== P ==
// error_correction
module error_correction # (
    parameter puf_sig_length     = 256,
    parameter ipid_N             = 16
)
(
    input                                clk,
    input                                rst_n,
    input        [1:0]                   pcm_instruction,
    input        [puf_sig_length-1:0]    pcm_puf_in,
    input                                pcm_puf_in_valid,
    input        [$clog2(ipid_N)-1:0]    pcm_ipid_number,
    output logic [puf_sig_length-1:0]    pcm_puf_out,
    output logic                         pcm_puf_out_valid,
    output logic                         pcm_S_c  
);
For scale: about 4500 cells after synthesis, about 1800 flip-flops, ~520 I/O pins, roughly 0.081 mm2 of cells after synthesis.
clock: 2.9 ns
lec_check: 0
cap_margin: 20
core_margin: 2
core_utilization: 70
cts_cluster_size: 37
place_density: 0.6
setup_slack_margin: 0.74
slew_margin: 20
run.sh (not shown) runs the stock make flow with config.mk's settings and CLKGATE_MAP_FILE=.
The log for P ends in global routing (5_1_grt) with error GRT-0232, so the run never completed.
--- input diff P..S ---
Settings: swapping 37 for 36 in CTS_CLUSTER_SIZE; clearing PLACE_DENSITY, which used to be 0.6; clearing SETUP_SLACK_MARGIN, which used to be 0.74; swapping 2.9 for 2.95 in the clock period (ns, I/O delays scaled along).
--- outcome ---
In S the implementation ran to completion but is not tape-out ready, as the final checks report max-capacitance violations, max-slew violations, negative setup slack.
Changes observed in S relative to P: share of synthesized area occupied by flip-flops and latches stayed essentially flat, synthesized netlist cell count stayed essentially flat, quantity of gates resized following cts fell by 324, area enclosed by the die boundary stayed essentially flat, share of the synthesized netlist area taken by xor and xnor gates stayed essentially flat.
In terms of total cell area at the placement stage, P and S differ only marginally.

error_correction again, from the RTL that the note above started with.
export LEC_CHECK = 0
export CAP_MARGIN = 20
export CORE_MARGIN = 2
export CORE_UTILIZATION = 64
export CTS_CLUSTER_SIZE = 45
export HOLD_SLACK_MARGIN = 0.3
export SETUP_SLACK_MARGIN = 0.61
export SLEW_MARGIN = 20
create_clock -name core_clock -period 2.15 [get_ports {clk}]
The starting point reached the layout checks and failed them: negative setup slack.
Rerun with:
--- a/flow/config.mk
+++ b/flow/config.mk
@@ -7,8 +7,10 @@
 export LEC_CHECK = 0
+export ABC_AREA = 1
 export CAP_MARGIN = 20
 export CORE_MARGIN = 2
-export CORE_UTILIZATION = 64
-export CTS_CLUSTER_SIZE = 45
-export HOLD_SLACK_MARGIN = 0.3
-export SETUP_SLACK_MARGIN = 0.61
+export CORE_UTILIZATION = 69
+export CTS_CLUSTER_DIAMETER = 327
+export CTS_CLUSTER_SIZE = 96
+export PLACE_DENSITY = 0.6
+export SETUP_SLACK_MARGIN = 0.64
 export SLEW_MARGIN = 20
The changed run aborted during global routing (5_1_grt).
Area after synthesis increases by 12%.
Die area increases by 3.6%.
Synthesized cell count increases by about 130%.

== job 4629 ==
error_correction again, from the RTL that the note above started with.
clock: 2.75 ns
lec_check: 0
cap_margin: 20
core_margin: 2
core_utilization: 70
cts_cluster_size: 30
place_density: 0.6
slew_margin: 20
Job 4629 never completed, since it errored out during global routing (5_1_grt).
Edits applied to the flow inputs when going from job 4629 to job 1288:
- MAX_ROUTING_LAYER: unset -> met4
- CTS_CLUSTER_SIZE: 30 -> unset
- CORE_UTILIZATION: 70 -> 65
- the clock period (ns, I/O delays scaled along): 2.75 -> 4.09
Findings:
Job 1288 | stages: all done | timing, DRC, antenna: all pass
Changes observed in job 1288 relative to job 4629: cell count in the Yosys report has remained practically unchanged, setup fix buffers added after clock tree synthesis has decreased, number of instances in the synthesized netlist has remained practically unchanged, floorplan core density has decreased, post-detailed-placement cell area has decreased.
Between job 1288 and job 4629, it is job 1288 whose clock buffer count from CTS is higher, by 4.
Number of hold buffers added after cts: higher on job 4629
Diff job 4629 -> job 1288: core area shows an increase of about 8%, half-perimeter wire length after detailed placement shows a reduction of 22%, die extent in y shows an increase of 3.7%.
[inputs] job 6364 vs job 1288
- a deleted MAX_ROUTING_LAYER that had been met4
- a deleted PLACE_DENSITY that had been 0.6
- a change of CORE_UTILIZATION from 65 to 64
- a change of the clock period (ns, I/O delays scaled along) from 4.09 to 2.21
Notes after the runs:
[job 6364] flow finished | final checks: failed | reasons: negative setup slack. Sort job 6364 and job 1288 by placed instance count, ascending, and job 1288 comes first. Diff job 1288 -> job 6364: post-place instance area climbed 8.0%, total vias in the final route climbed 7655.
Inputs modified between job 6364 and job 9619:
- SETUP_SLACK_MARGIN newly set to 0.93
- CORE_UTILIZATION changed from 64 to 66
- the clock period (ns, I/O delays scaled along) changed from 2.21 to 3.36
==> comparison <==
- Job 9619 | status: complete | timing, DRC, antenna: pass
- registers as the top power consumer group was reported by job 6364, and combinational logic by job 9619.
- The higher area added between synthesis and finish of job 9619 and job 6364 is in job 6364.
- Re post-place setup slack: job 9619 and job 6364 aren't equal, and the higher value belongs to job 9619.
- Between job 9619 and job 6364, the placed cell area is lower for job 9619.
- [job 9619] proportion of power drawn by combinational gates rose 1.7 points relative to job 6364
- Changes observed in job 9619 relative to job 6364: footprint of the flip-flops and latches held steady; final cell count without fillers shrank by about 1.3%; portion of the layout cell area used by clock cells shrank by 0.24 points; die width shrank by 1.5%; wire length grew by about 16%.
diff inputs: job 9619 => job 7786
- clearing SETUP_SLACK_MARGIN, which used to be 0.93
- putting PLACE_DENSITY at 0.6 where nothing was set
- swapping 66 for 30 in CORE_UTILIZATION
- swapping 3.36 for 3.88 in the clock period (ns, I/O delays scaled along)
Notes after the runs:
Per the comparison of job 7786 with job 9619, number of antenna cells inserted lower, met2 track demand over resource in global routing lower, final worst-path setup slack higher.
Job 7786 ended up with pcm_puf_out[110]$_DFFE_PN0P_ as its capture point of the worst path; job 9619 ended up with pcm_puf_out[7]$_DFFE_PN0P_.
Job 7786 and job 9619 ended up with roughly the same number of multi-input logic gates.
Going from job 9619 to job 7786, sequential group power decreased 14%, cell area went down about 8%.
STATUS via count: job 7786 wins against job 9619
Compared with job 9619, in job 7786 worst hold slack saw an increase, chip area in the Yosys report about even, global-route usage -27 points.
Power is estimated from default activity; no workload was simulated.
